==> violet <==
==> flow/design.v <==
module length (
	input wire [31:0] op,
	output wire [5:0] op_length
);
assign op_length = (op[31:16] == 16'd0)? 
						(
							(op[15:8] == 8'd0)?
								(
									(op[7:4] == 4'd0)?
									(
										(op[3:2] == 2'd0)?
											(
												(op[1] == 1'd0)?op[0]:6'd2
											)
											:
											(
												(op[3] == 1'd0)?6'd3:6'd4
											)
									)
									:
									(
										(op[7:6] == 2'd0)?
											(
												(op[5] == 1'd0)?6'd5:6'd6
											)
											:
											(
												(op[7] == 1'd0)?6'd7:6'd8
											)
									)
								)
								:
								(
									(op[15:12] == 4'd0)?
									(
										(op[11:10] == 2'd0)?
											(
												(op[9] == 1'd0)?6'd9:6'd10
											)
											:
											(
												(op[11] == 1'd0)?6'd11:6'd12
											)
									)
									:
									(
										(op[15:14] == 2'd0)?
											(
												(op[13] == 1'd0)?6'd13:6'd14
											)
											:
											(
												(op[15] == 1'd0)?6'd15:6'd16
											)
									)
								) 
						)
						: 
						(
								(op[31:24] == 8'd0)?
								(
									(op[23:20] == 4'd0)?
									(
										(op[19:18] == 2'd0)?
											(
												(op[17] == 1'd0)?6'd17:6'd18
											)
											:
											(
												(op[19] == 1'd0)?6'd19:6'd20
											)
									)
									:
									(
										(op[23:22] == 2'd0)?
											(
												(op[21] == 1'd0)?6'd21:6'd22
											)
											:
											(
												(op[23] == 1'd0)?6'd23:6'd24
											)
									)
								)
								:
								(
									(op[31:28] == 4'd0)?
									(
										(op[27:26] == 2'd0)?
											(
												(op[25] == 1'd0)?6'd25:6'd26
											)
											:
											(
												(op[27] == 1'd0)?6'd27:6'd28
											)
									)
									:
									(
										(op[31:30] == 2'd0)?
											(
												(op[29] == 1'd0)?6'd29:6'd30
											)
											:
											(
												(op[31] == 1'd0)?6'd31:6'd32
											)
									)
								) 
						) ;
endmodule
module top(
		input wire [31:0] opa,
		input wire [31:0] opb,
		input wire start,
		input wire rst,
		input wire clk,
		output reg done,
		output reg [31:0] result
);
reg [2:0] current_state;
reg [2:0] next_state;
reg [31:0] regopa;
reg [31:0] regopb;
reg [5:0] length_diff_reg;
wire [5:0] length_opa;
wire [5:0] length_opb;
wire [5:0] length_diff;
wire [31:0] length_in_opa;
wire [31:0] length_in_opb;
parameter IDLE = 3'd0;
parameter INPUT = 3'd1;
parameter ADJUDICATE = 3'd2;
parameter CAMP_SWITCH = 3'd3;
parameter ALIGN = 3'd4;
parameter ABSOLUTE = 3'd5;
parameter OUTPUT = 3'd6;
parameter ZEROS = 32'd0;
parameter ZEROS_C = 7'b0; 
always @(posedge clk or negedge rst) begin : proc_current_state
	if(~rst) begin
		current_state <= IDLE;
	end else begin
		current_state <= next_state ;
	end
end
always @ * begin : proc_next_state
	case (current_state)
		IDLE:begin 
			if(start == 1) 
				next_state <= INPUT;
			else 
				next_state <= IDLE;			
		end
		INPUT:next_state <= ADJUDICATE;
		ADJUDICATE:begin 
			if(regopa == regopb || regopa == 0 || regopb == 0) begin
				next_state <= OUTPUT;
			end
			else begin 
				next_state <= CAMP_SWITCH;
			end
		end
		CAMP_SWITCH:next_state <= ALIGN;
		ALIGN:next_state <= ABSOLUTE;
		ABSOLUTE:next_state <= ADJUDICATE;
		OUTPUT:begin 
			if(start == 1) 
				next_state <= INPUT;
			else 
				next_state <= IDLE;
		end
		default : next_state <= IDLE;
	endcase
end
always @(posedge clk or negedge rst) begin : proc_regopa
	if(~rst) begin
		regopa <= ZEROS;
	end else begin
		case (next_state)
			IDLE:regopa <= ZEROS;
			INPUT:regopa <= opa;
			ADJUDICATE:regopa <= regopa;
			CAMP_SWITCH:begin 
				if(regopa < regopb) begin
					regopa <= regopb;
				end
				else begin 
					regopa <= regopa;
				end
			end
			ALIGN:regopa <= regopa;
			ABSOLUTE:begin 
				if (regopa >= regopb ) begin 
					regopa <= regopa - regopb;
				end
				else begin 
					regopa <= regopb - regopa;
				end
			end		
			default :regopa <= regopa;
		endcase		
	end
end
always @(posedge clk or negedge rst) begin : proc_regopb
	if(~rst) begin
		regopb <= ZEROS;
	end else begin
		case (next_state)
			IDLE:regopb <= ZEROS;
			INPUT:regopb <= opb;
			ADJUDICATE:regopb <= regopb;
			CAMP_SWITCH:begin 
				if(regopa < regopb) begin
					regopb <= regopa <<< length_diff;
				end
				else begin 
					regopb <= regopb <<< length_diff;
				end
			end
			ALIGN:regopb <= regopb ;
			ABSOLUTE:regopb <= regopb >>> length_diff_reg;
			default:regopb <= regopb;
		endcase		
	end
end
assign length_in_opa = regopa;
assign length_in_opb = regopb;
length cal_opa_length(.op(length_in_opa), .op_length(length_opa));
length cal_opp_length(.op(length_in_opb), .op_length(length_opb));
assign length_diff = (length_opa >= length_opb)? (length_opa - length_opb):(length_opb - length_opa);
always @(posedge clk or negedge rst) begin : proc_length_diff_reg
	if(~rst) begin
		length_diff_reg <= 0;
	end else begin
		case (next_state)
			CAMP_SWITCH:begin 
				length_diff_reg <= length_diff;
			end
			default : length_diff_reg <= length_diff_reg;
		endcase
	end
end
always @(posedge clk or negedge rst) begin : proc_result
	if(~rst) begin
		result <= ZEROS;
	end else begin
		case (next_state)
			OUTPUT:begin 
				if(regopa == regopb) begin 
					result <= regopa ;
				end
				else if (regopa == 0 ) begin
					result <=  regopb ;
				end
				else begin 
					result <= regopa ;
				end
			end
			default : begin 
				result <= result;
			end
		endcase
	end
end
always @(posedge clk or negedge rst) begin : proc_done
	if(~rst) begin
		done <= 1'b0;
	end else begin
		case (next_state)
			OUTPUT: begin 
				done <= 1'b1;
			end
			default : done <= 1'b0;
		endcase
	end
end
endmodule  
==> flow/run.sh <==
#!/bin/bash
# the make line also repeats each setting of config.mk as NAME=value (left out here)
make -C /OpenROAD-flow-scripts/flow DESIGN_CONFIG=/design/flow/config.mk WORK_HOME=/design/flow/orfs CLKGATE_MAP_FILE= finish
==> flow/config.mk <==
export PLATFORM = sky130hd
export DESIGN_NAME = top
export DESIGN_NICKNAME = top
export VERILOG_FILES = /design/flow/design.v
export SDC_FILE = /design/flow/constraint.sdc
export NUM_CORES = 4
export LEC_CHECK = 0
export CAP_MARGIN = 20
export CORE_ASPECT_RATIO = 0.5
export CORE_MARGIN = 2
export CORE_UTILIZATION = 66
export CTS_CLUSTER_DIAMETER = 322
export CTS_CLUSTER_SIZE = 91
export HOLD_SLACK_MARGIN = -0.08
export MAX_ROUTING_LAYER = met4
export PLACE_DENSITY = 0.38
export SETUP_SLACK_MARGIN = -0.5
export SLEW_MARGIN = 20
export TNS_END_PERCENT = 10
==> flow/constraint.sdc <==
create_clock -name core_clock -period 7.0 [get_ports {clk}]
set_input_delay 1.4000 -clock core_clock [delete_from_list [all_inputs] [get_ports {clk}]]
set_output_delay 1.4000 -clock core_clock [all_outputs]
set_load 0.01 [all_outputs]
==> inputs of garnet, as changes to violet <==
==> flow/config.mk (replaced) <==
export PLATFORM = sky130hd
export DESIGN_NAME = top
export DESIGN_NICKNAME = top
export VERILOG_FILES = /design/flow/design.v
export SDC_FILE = /design/flow/constraint.sdc
export NUM_CORES = 4
export LEC_CHECK = 0
export ABC_AREA = 1
export CAP_MARGIN = 10
export CELL_PAD_IN_SITES_DETAIL_PLACEMENT = 2
export CELL_PAD_IN_SITES_GLOBAL_PLACEMENT = 1
export CORE_ASPECT_RATIO = 1.14
export CORE_MARGIN = 2
export CORE_UTILIZATION = 67
export CTS_CLUSTER_SIZE = 91
export PLACE_DENSITY = 0.47
export SLEW_MARGIN = 0
==> inputs of willow, as changes to violet <==
==> flow/config.mk (replaced) <==
export PLATFORM = sky130hd
export DESIGN_NAME = top
export DESIGN_NICKNAME = top
export VERILOG_FILES = /design/flow/design.v
export SDC_FILE = /design/flow/constraint.sdc
export NUM_CORES = 4
export LEC_CHECK = 0
export ABC_AREA = 1
export CAP_MARGIN = 20
export CORE_ASPECT_RATIO = 1.13
export CORE_MARGIN = 2
export CORE_UTILIZATION = 72
export CTS_CLUSTER_DIAMETER = 371
export CTS_CLUSTER_SIZE = 99
export PLACE_DENSITY = 0.44
export SLEW_MARGIN = 20
export TNS_END_PERCENT = 5
==> flow/constraint.sdc (replaced) <==
create_clock -name core_clock -period 3.48 [get_ports {clk}]
set_input_delay 0.6960 -clock core_clock [delete_from_list [all_inputs] [get_ports {clk}]]
set_output_delay 0.6960 -clock core_clock [all_outputs]
set_load 0.01 [all_outputs]
==> results <==
Die size, highest first: garnet, violet, willow. Of willow and violet, willow has the higher synthesized area (gap 4.7%, measured against violet). garnet stopped in global placement without I/O (3_1_place_gp_skip_io). willow stopped in global routing (5_1_grt) on GRT-0116. violet finished with timing, DRC and antenna clean. Synthesized cell count is the same in garnet and willow.
==> figures <==
item                                                                                            garnet                    willow       violet
Area of the die                                                                            0.02192 mm²               0.02044 mm²  0.02134 mm²
Post-synthesis instance area                                                               0.01390 mm²               0.01390 mm²  0.01328 mm²
Floorplan die width                                                                           138.9 µm                  134.7 µm     204.6 µm
Maximum level of the CTS H-tree                                                                      -                         3            3
Initial cell density of the core                                                                67.95%                    72.71%       67.78%
Yosys cell types                                                                                    63                        63           90
Clock sink total                                                                                     -                       110          110
Yosys top cell area share                                                                       19.62%                    19.62%       20.54%
Cells after DPL                                                                                      -                      2783         1935
Result of the run                                                                       did not finish            did not finish  no timing/DRC/antenna violations
Failing step                                       global placement without I/O (3_1_place_gp_skip_io)  global routing (5_1_grt)            -
Number of instances in the synthesized netlist                                                    2319                      2319         1660
Placement-stage worst setup slack                                                                    -                -0.4196 ns    0.6159 ns
I/O Buffers                                                                                          -                        99           99
Cts hold-fix bufs                                                                                    -                         0            0
Area share of and-or/or-and cells after synthesis                                               20.30%                    20.30%       27.45%
Clock buffer count from CTS                                                                          -                         9            9
